==> flow/design.v (excerpt) <==
module Cfu (
    input               cmd_valid,
    output              cmd_ready,
    input      [9:0]    cmd_payload_function_id,
    input      [31:0]   cmd_payload_inputs_0,
    input      [31:0]   cmd_payload_inputs_1,
    output reg          rsp_valid,
    input               rsp_ready,
    output reg [31:0]   rsp_payload_outputs_0,
    input               reset,
    input               clk
);
For scale: roughly 11000 cells after synthesis.
==> flow/config.mk <==
export PLATFORM = sky130hd
export DESIGN_NAME = Cfu
export DESIGN_NICKNAME = Cfu
export VERILOG_FILES = /design/flow/design.v
export SDC_FILE = /design/flow/constraint.sdc
export NUM_CORES = 4
export LEC_CHECK = 0
export CAP_MARGIN = 20
export CORE_MARGIN = 2
export CORE_UTILIZATION = 40
export SLEW_MARGIN = 20
==> flow/constraint.sdc <==
create_clock -name core_clock -period 19.7 [get_ports {clk}]
set_input_delay 3.9400 -clock core_clock [delete_from_list [all_inputs] [get_ports {clk}]]
set_output_delay 3.9400 -clock core_clock [all_outputs]
set_load 0.01 [all_outputs]
run.sh (not shown) runs the stock make flow with config.mk's settings and CLKGATE_MAP_FILE=.
The starting point completed without violations.
==> next run, changes <==
CORE_UTILIZATION = 71   (was 40)
CTS_CLUSTER_DIAMETER = 240   (was default)
CTS_CLUSTER_SIZE = 22   (was default)
HOLD_SLACK_MARGIN = -0.05   (was default)
MIN_ROUTING_LAYER = met1   (was default)
SETUP_SLACK_MARGIN = 2.36   (was default)
clock period = 17.3 ns   (was 19.7 ns; I/O delays follow)
Result: This time the run reached the layout checks and failed them: setup timing. Utilization increases by 37 points. Clock-buffer cell count drops by 37. Register-to-register slack is worse by 1.3 ns. Power grows by 4.7%. Routed wire length is lower by 5.0%. Worst hold slack improves by 0.010 ns. Sequential share of layout area barely changes. Synthesized area is unchanged. Clock power came out lower by 39%.
==> next run, changes <==
CORE_UTILIZATION = 40   (was 71)
CTS_CLUSTER_DIAMETER = default   (was 240)
CTS_CLUSTER_SIZE = default   (was 22)
HOLD_SLACK_MARGIN = default   (was -0.05)
MIN_ROUTING_LAYER = default   (was met1)
SETUP_SLACK_MARGIN = default   (was 2.36)
clock period = 20.0 ns   (was 17.3 ns; I/O delays follow)
The changed run passed the timing, DRC and antenna checks.
Die size rose by 77%.
Clock-buffer cell count rose by 34.
Non-clock buffer count fell by 553.
Worst setup slack improves by 0.62 ns.
Design area fell by 4.5%.

---

run 1:
Starting RTL as in the previous note.
clock: 12.3 ns
lec_check: 0
cap_margin: 30
cell_pad_in_sites_detail_placement: 2
core_margin: 2
core_utilization: 46
cts_cluster_size: 77
gpl_timing_driven: 0
min_routing_layer: met2
place_density_lb_addon: 0.07
setup_slack_margin: 1.86
slew_margin: 20
Run 1: aborted in 5_1_grt (tool error)
[inputs] run 2 vs run 1
Settings: clearing PLACE_DENSITY_LB_ADDON, which used to be 0.07; swapping 30 for 20 in CAP_MARGIN; clearing CTS_CLUSTER_SIZE, which used to be 77; clearing MIN_ROUTING_LAYER, which used to be met2; swapping 46 for 57 in CORE_UTILIZATION; clearing SETUP_SLACK_MARGIN, which used to be 1.86; clearing GPL_TIMING_DRIVEN, which used to be 0; clearing CELL_PAD_IN_SITES_DETAIL_PLACEMENT, which used to be 2; swapping 12.3 for 11.1 in the clock period (ns, I/O delays scaled along).
Notes after the runs:
Run 2 ran in full, but the layout does not pass; the checks complain about negative setup slack.
Taking run 1 as 1.0, run 2 lands at 0.809 on overall die area.
Going from run 1 to run 2, synthesized chip area reported by yosys saw little to no change; cell area after synthesis held.
--- input diff run 2..run 3 ---
Settings: swapping 57 for 23 in CORE_UTILIZATION; putting HOLD_SLACK_MARGIN at -0.06 where nothing was set; putting MAX_ROUTING_LAYER at met4 where nothing was set; swapping 11.1 for 20.0 in the clock period (ns, I/O delays scaled along).
==> results <==
- Run 3: full flow OK, the timing, DRC and antenna checks passed
- | run 2 | all stages done | FAIL | negative setup slack |
- Routed via count: run 3 < run 2
- Note that the number of cells on the critical path recorded for run 3 amounts to 0.833 times the value seen in run 2.
- Between run 2 and run 3, the flow reports design area decreasing by more than 10%.
- Run 3 ended up with a higher final instance count without filler cells than run 2 did.

---

run A:
Cfu again, from the RTL that the note above started with.
clock: 8.04 ns
lec_check: 0
abc_area: 1
cap_margin: 20
core_margin: 2
core_utilization: 72
cts_cluster_size: 11
place_density: 0.37
slew_margin: 20
tns_end_percent: 5
Status: run A FAILED at 5_1_grt (tool error)
### run A -> run B
# run A
export LEC_CHECK = 0
export ABC_AREA = 1
export CAP_MARGIN = 20
export CORE_MARGIN = 2
export CORE_UTILIZATION = 72
export CTS_CLUSTER_SIZE = 11
export PLACE_DENSITY = 0.37
export SLEW_MARGIN = 20
export TNS_END_PERCENT = 5
create_clock -name core_clock -period 8.04 [get_ports {clk}]
# run B
export LEC_CHECK = 0
export CAP_MARGIN = 20
export CORE_MARGIN = 2
export CORE_UTILIZATION = 66
export SLEW_MARGIN = 20
create_clock -name core_clock -period 15.6 [get_ports {clk}]
[summary]
The flow ran to completion for all of run A and run B but run A, which stopped partway. No crash in run B: every stage finished, but the layout fails its final checks due to negative setup slack. Run A: it failed during 5_1_grt, and the tool reported GRT-0116. Synthesized cell count, run B and run A, lower one = run B. The worst setup slack before clock tree synthesis in run B sits 4380 ps above the value recorded for run A. Per the comparison of run B with run A, post-synthesis average cell area shows an increase of 1.2 um2; yosys-reported design area after synthesis fell by 4.5%.
Changes in run C relative to run B:
# run B
export LEC_CHECK = 0
export CAP_MARGIN = 20
export CORE_MARGIN = 2
export CORE_UTILIZATION = 66
export SLEW_MARGIN = 20
create_clock -name core_clock -period 15.6 [get_ports {clk}]
# run C
export LEC_CHECK = 0
export CAP_MARGIN = 20
export CORE_MARGIN = 2
export CORE_UTILIZATION = 72
export CTS_CLUSTER_DIAMETER = 350
export PLACE_DENSITY_LB_ADDON = 0.0
export SETUP_SLACK_MARGIN = 2.83
export SLEW_MARGIN = 20
create_clock -name core_clock -period 16.9 [get_ports {clk}]
==> results <==
Run C had finished all stages when the layout checks came back failing, citing negative setup slack.
In run C relative to run B, vertical extent of the die had gone down by a few percent.
Going from run B to run C, highest net fanout along the worst path shows an increase of 4; placer congestion estimate shows an increase of about 3%; portion of total power attributed to the clock network shows an increase of 1.1 points; all-layer global routing usage shows an increase of 5.1 points; total net switching power shows a reduction of 130 uW.
Edits applied to the flow inputs when going from run C to run D:
# run C
export LEC_CHECK = 0
export CAP_MARGIN = 20
export CORE_MARGIN = 2
export CORE_UTILIZATION = 72
export CTS_CLUSTER_DIAMETER = 350
export PLACE_DENSITY_LB_ADDON = 0.0
export SETUP_SLACK_MARGIN = 2.83
export SLEW_MARGIN = 20
create_clock -name core_clock -period 16.9 [get_ports {clk}]
# run D
export LEC_CHECK = 0
export CAP_MARGIN = 20
export CORE_MARGIN = 2
export CORE_UTILIZATION = 72
export CTS_CLUSTER_SIZE = 10
export SLEW_MARGIN = 20
create_clock -name core_clock -period 7.8 [get_ports {clk}]
Notes after the runs:
- Run C -> run D: core region area delta 0, exact match
- Comparing run D against run C, there is no change at all in simple logic cell fraction of the synthesized area.
- Relative to run C, worst slack after detailed placement decreased by 6950 ps in run D.
- Run C has lower global placer's final weighted congestion than run D.
- Die area came out exactly the same in run D and run C.
- Compared with run C, number of placed instances, taps included in run D increased by a few percent.
- Looking at the logs for run D and run C, the single run that did not finish was run D.
- Run status, run D: aborted in 5_1_grt, error GRT-0116
No activity file was given, so power comes from the tool's default toggle rates.
